== job 101 ==
## buck_converter_top
module buck_converter_top #(
    parameter CLK_FREQ = 100_000_000,
    parameter PWM_FREQ = 100_000,
    parameter V_REF = 12'd2048,
    parameter KP = 16'd100,
    parameter KI = 16'd10,
    parameter KD = 16'd5
)(
    input wire clk,
    input wire rst_n,
    input wire [11:0] adc_data,
    input wire adc_valid,
    output wire pwm_out,
    output wire [11:0] voltage_monitor,
    output wire [9:0] duty_cycle_monitor
);
Size: about 190 flip-flops, roughly 38 I/O pins, roughly 16000 um2 of cells after synthesis.
clock: 3.44 ns
lec_check: 0
cap_margin: 20
core_margin: 2
core_utilization: 72
cts_cluster_diameter: 33
setup_slack_margin: -0.33
slew_margin: 20
run.sh (not shown) runs the stock make flow with config.mk's settings and CLKGATE_MAP_FILE=.
Although it ran to completion, job 101 produced a layout that fails the final checks because of negative setup slack.
Input-level comparison between job 102 and job 101:
- ABC_AREA now 1, previously not set
- SETUP_SLACK_MARGIN now 0.46, was -0.33
- the clock period (ns, I/O delays scaled along) now 4.02, was 3.44
Findings:
In the tables for job 102 and job 101, slack of the critical path reads lower with job 101. Cmp job 102 and job 101 / die area / lower: job 101. Compared with job 101, floorplan core area in job 102 increased by a little under 10%. Job 102 finished all stages; however, its layout fails the closing checks, the failures being negative setup slack. Job 102 reports a lower final period demand of the worst path than job 101 does. Changes observed in job 102 relative to job 101: number of rows created at floorplan grew by 2; filler cell count in the final layout +240%.
Relative to job 102, the following input files were edited for job 103:
- SETUP_SLACK_MARGIN removed (was 0.46)
- ABC_AREA removed (was 1)
- CORE_UTILIZATION changed from 72 to 69
==> results <==
- In job 103 the implementation ran to completion but is not tape-out ready, as the final checks report negative setup slack.
- The final reports for job 103 and job 102 show cell area lower in the former.
- Compare job 103 and job 102 | inverter count of the layout excluding clock inverters lower: job 103
- Lower complex-gate fraction of the synthesized area goes to job 102 over job 103.
- From job 102 to job 103, total count of hold-check failures in the final report did not move at all.
- Compared with job 102, job 103 shows a lower post-CTS setup buffer count.
- Compared with job 102, in job 103 first-iteration DRC count fell 22%, first-pass GRT wire length fell 13%, placed wire-length estimate fell about 12%, cell count fell 20%.

* * *

Starting RTL as in the previous note.
==> flow/design.v (excerpt) <==
module buck_converter_top #(
    parameter CLK_FREQ = 100_000_000,
    parameter PWM_FREQ = 100_000,
    parameter V_REF = 12'd2048,
    parameter KP = 16'd100,
    parameter KI = 16'd10,
    parameter KD = 16'd5
)(
    input wire clk,
    input wire rst_n,
    input wire [11:0] adc_data,
    input wire adc_valid,
    output wire pwm_out,
    output wire [11:0] voltage_monitor,
    output wire [9:0] duty_cycle_monitor
);
Settings: LEC_CHECK=0, ABC_AREA=1, CAP_MARGIN=20, CORE_ASPECT_RATIO=0.5, CORE_MARGIN=2, CORE_UTILIZATION=72, CTS_CLUSTER_DIAMETER=396, CTS_CLUSTER_SIZE=99, PLACE_DENSITY=0.36, SLEW_MARGIN=20, TNS_END_PERCENT=10; clock period 3.5 ns.
The starting point reached the layout checks and failed them: setup timing.
Next try:
- CORE_ASPECT_RATIO: 0.5 -> not set
- CTS_CLUSTER_SIZE: 99 -> not set
The new run reached the layout checks and failed them: setup timing.
Cell area hardly moves.
Non-clock buffer count went down by 4.
Wire length climbs by a few percent.
Fmax is lower slightly.
Next try:
- ABC_AREA: 1 -> not set
- CORE_UTILIZATION: 72 -> 65
- CTS_CLUSTER_DIAMETER: 396 -> not set
- PLACE_DENSITY: 0.36 -> not set
- TNS_END_PERCENT: 10 -> not set
- clock period: 3.5 -> 4.65 ns (I/O delays scaled with it)
The changed run produced a clean layout.
Cell area fell by 9.2%.
Global-route usage came out lower by 8.5 points.
Flip-flop count does not change.
First-iteration DRC count fell by 51%.
Maximum frequency is lower by 1.8%.
Worst setup slack gains 1.1 ns.
Utilization shrinks by 8.6 points.
Synthesized area decreases by 6.5%.
Next try:
- CORE_UTILIZATION: 65 -> 40
- clock period: 4.65 -> 5.3 ns (I/O delays scaled with it)
Cell count grows by 9.2%.
Non-clock buffer count shrinks by 14.
Clock-buffer cell count is unchanged.
Final area grows by 0.69%.
Global-route usage shrinks by 9.7 points.
Critical path depth shrinks by 3.
Area after synthesis stays the same.
Flip-flop count stays the same.
Synthesized cell count does not change.
Clock skew shrinks by 0.0096 ns.

* * *

Starting RTL as in the previous note.
export LEC_CHECK = 0
export ABC_AREA = 1
export CAP_MARGIN = 20
export CELL_PAD_IN_SITES_DETAIL_PLACEMENT = 0
export CELL_PAD_IN_SITES_GLOBAL_PLACEMENT = 1
export CORE_MARGIN = 2
export CORE_UTILIZATION = 55
export CTS_CLUSTER_DIAMETER = 56
export GPL_ROUTABILITY_DRIVEN = 1
export GPL_TIMING_DRIVEN = 1
export MAX_ROUTING_LAYER = met5
export PLACE_DENSITY_LB_ADDON = 0.16
export SETUP_SLACK_MARGIN = -0.08
export SLEW_MARGIN = 25
create_clock -name core_clock -period 1.65 [get_ports {clk}]
The baseline completed and failed the layout checks on setup timing.
Then changed:
==> flow/config.mk (replaced) <==
export PLATFORM = sky130hd
export DESIGN_NAME = buck_converter_top
export DESIGN_NICKNAME = buck_converter_top
export VERILOG_FILES = /design/flow/design.v
export SDC_FILE = /design/flow/constraint.sdc
export NUM_CORES = 4
export LEC_CHECK = 0
export CAP_MARGIN = 20
export CELL_PAD_IN_SITES_DETAIL_PLACEMENT = 0
export CELL_PAD_IN_SITES_GLOBAL_PLACEMENT = 0
export CORE_MARGIN = 3
export CORE_UTILIZATION = 72
export CTS_CLUSTER_DIAMETER = 56
export GPL_ROUTABILITY_DRIVEN = 1
export GPL_TIMING_DRIVEN = 1
export MAX_ROUTING_LAYER = met5
export PLACE_DENSITY = 0.67
export SETUP_SLACK_MARGIN = 0.25
export SLEW_MARGIN = 25
==> flow/constraint.sdc (replaced) <==
create_clock -name core_clock -period 4.42 [get_ports {clk}]
set_input_delay 0.8840 -clock core_clock [delete_from_list [all_inputs] [get_ports {clk}]]
set_output_delay 0.8840 -clock core_clock [all_outputs]
set_load 0.01 [all_outputs]
Now the flow passed the timing, design-rule and antenna checks.
Setup slack improved by 2.6 ns.
Worst hold slack improved by 0.12 ns.
Sequential share of layout area went up by 8.3 points.
Design area went down by a quarter to a third.
Non-clock buffer count went down by 435.
Then changed:
--- a/flow/config.mk
+++ b/flow/config.mk
@@ -7,13 +7,13 @@
 export LEC_CHECK = 0
 export CAP_MARGIN = 20
-export CELL_PAD_IN_SITES_DETAIL_PLACEMENT = 0
+export CELL_PAD_IN_SITES_DETAIL_PLACEMENT = 2
 export CELL_PAD_IN_SITES_GLOBAL_PLACEMENT = 0
-export CORE_MARGIN = 3
-export CORE_UTILIZATION = 72
+export CORE_MARGIN = 10
+export CORE_UTILIZATION = 23
 export CTS_CLUSTER_DIAMETER = 56
 export GPL_ROUTABILITY_DRIVEN = 1
 export GPL_TIMING_DRIVEN = 1
 export MAX_ROUTING_LAYER = met5
-export PLACE_DENSITY = 0.67
+export PLACE_DENSITY = 0.85
 export SETUP_SLACK_MARGIN = 0.25
 export SLEW_MARGIN = 25
==> flow/constraint.sdc (replaced) <==
create_clock -name core_clock -period 2.94 [get_ports {clk}]
set_input_delay 0.5880 -clock core_clock [delete_from_list [all_inputs] [get_ports {clk}]]
set_output_delay 0.5880 -clock core_clock [all_outputs]
set_load 0.01 [all_outputs]
What happened: With this change the flow completed, yet does not pass: capacitance limit, slew limit, setup timing; first-iteration DRC count came out higher to 3.5 times its value; critical path depth shrinks by 1; core utilization went down by 46 points; setup slack gets worse by 4.3 ns; cell area increases by about 45%; global-route usage came out higher by 7.9 points; via count increases by about 70%; hold slack got worse by 0.38 ns; wire length grows to 4.6 times its value; final cell count went up by 54%.
Then changed:
==> flow/config.mk (replaced) <==
export PLATFORM = sky130hd
export DESIGN_NAME = buck_converter_top
export DESIGN_NICKNAME = buck_converter_top
export VERILOG_FILES = /design/flow/design.v
export SDC_FILE = /design/flow/constraint.sdc
export NUM_CORES = 4
export LEC_CHECK = 0
export CAP_MARGIN = 10
export CELL_PAD_IN_SITES_DETAIL_PLACEMENT = 2
export CELL_PAD_IN_SITES_GLOBAL_PLACEMENT = 0
export CORE_MARGIN = 9
export CORE_UTILIZATION = 33
export CTS_CLUSTER_DIAMETER = 56
export CTS_CLUSTER_SIZE = 89
export GPL_ROUTABILITY_DRIVEN = 1
export GPL_TIMING_DRIVEN = 1
export MAX_ROUTING_LAYER = met5
export SETUP_SLACK_MARGIN = 0.25
export SLEW_MARGIN = 40
export TNS_END_PERCENT = 10
==> flow/constraint.sdc (replaced) <==
create_clock -name core_clock -period 8.13 [get_ports {clk}]
set_input_delay 1.6260 -clock core_clock [delete_from_list [all_inputs] [get_ports {clk}]]
set_output_delay 1.6260 -clock core_clock [all_outputs]
set_load 0.01 [all_outputs]
Now the flow finished clean; die size is lower by 30%; utilization is lower by 1.8 points; clock skew is lower by 0.042 ns; first-iteration DRC count is lower by 78%; fmax is higher by 34%; flip-flop count stays the same; worst setup slack improves by 7.0 ns; routed wire length is lower by 67%.
Then changed:
--- a/flow/config.mk
+++ b/flow/config.mk
@@ -7,13 +7,14 @@
 export LEC_CHECK = 0
 export CAP_MARGIN = 10
-export CELL_PAD_IN_SITES_DETAIL_PLACEMENT = 2
+export CELL_PAD_IN_SITES_DETAIL_PLACEMENT = 1
 export CELL_PAD_IN_SITES_GLOBAL_PLACEMENT = 0
 export CORE_MARGIN = 9
 export CORE_UTILIZATION = 33
 export CTS_CLUSTER_DIAMETER = 56
-export CTS_CLUSTER_SIZE = 89
+export CTS_CLUSTER_SIZE = 80
 export GPL_ROUTABILITY_DRIVEN = 1
 export GPL_TIMING_DRIVEN = 1
-export MAX_ROUTING_LAYER = met5
+export HOLD_SLACK_MARGIN = 0.26
+export MAX_ROUTING_LAYER = met4
 export SETUP_SLACK_MARGIN = 0.25
 export SLEW_MARGIN = 40
==> flow/constraint.sdc (replaced) <==
create_clock -name core_clock -period 6.18 [get_ports {clk}]
set_input_delay 1.2360 -clock core_clock [delete_from_list [all_inputs] [get_ports {clk}]]
set_output_delay 1.2360 -clock core_clock [all_outputs]
set_load 0.01 [all_outputs]
Result: The changed run ran to the end with no violations. Via count goes down by 8.3%. Wire length goes down by 34%. Utilization goes down by 0.14 points. Die size does not change. Area after synthesis does not change. Worst hold slack loses 0.022 ns. Count of clock-buffer cells in the layout goes up by 2. Design area goes down by 0.38%.
Then changed:
==> flow/config.mk (replaced) <==
export PLATFORM = sky130hd
export DESIGN_NAME = buck_converter_top
export DESIGN_NICKNAME = buck_converter_top
export VERILOG_FILES = /design/flow/design.v
export SDC_FILE = /design/flow/constraint.sdc
export NUM_CORES = 4
export LEC_CHECK = 0
export CAP_MARGIN = 10
export CELL_PAD_IN_SITES_DETAIL_PLACEMENT = 2
export CELL_PAD_IN_SITES_GLOBAL_PLACEMENT = 0
export CORE_MARGIN = 10
export CORE_UTILIZATION = 33
export CTS_CLUSTER_DIAMETER = 56
export CTS_CLUSTER_SIZE = 89
export GPL_ROUTABILITY_DRIVEN = 1
export GPL_TIMING_DRIVEN = 0
export MAX_ROUTING_LAYER = met5
export SETUP_SLACK_MARGIN = 0.25
export SLEW_MARGIN = 40
export TNS_END_PERCENT = 80
==> flow/constraint.sdc (replaced) <==
create_clock -name core_clock -period 8.13 [get_ports {clk}]
set_input_delay 1.6260 -clock core_clock [delete_from_list [all_inputs] [get_ports {clk}]]
set_output_delay 1.6260 -clock core_clock [all_outputs]
set_load 0.01 [all_outputs]
- clock skew rose by 0.011 ns
- area after synthesis does not change
- sequential share of layout area fell by 0.43 points
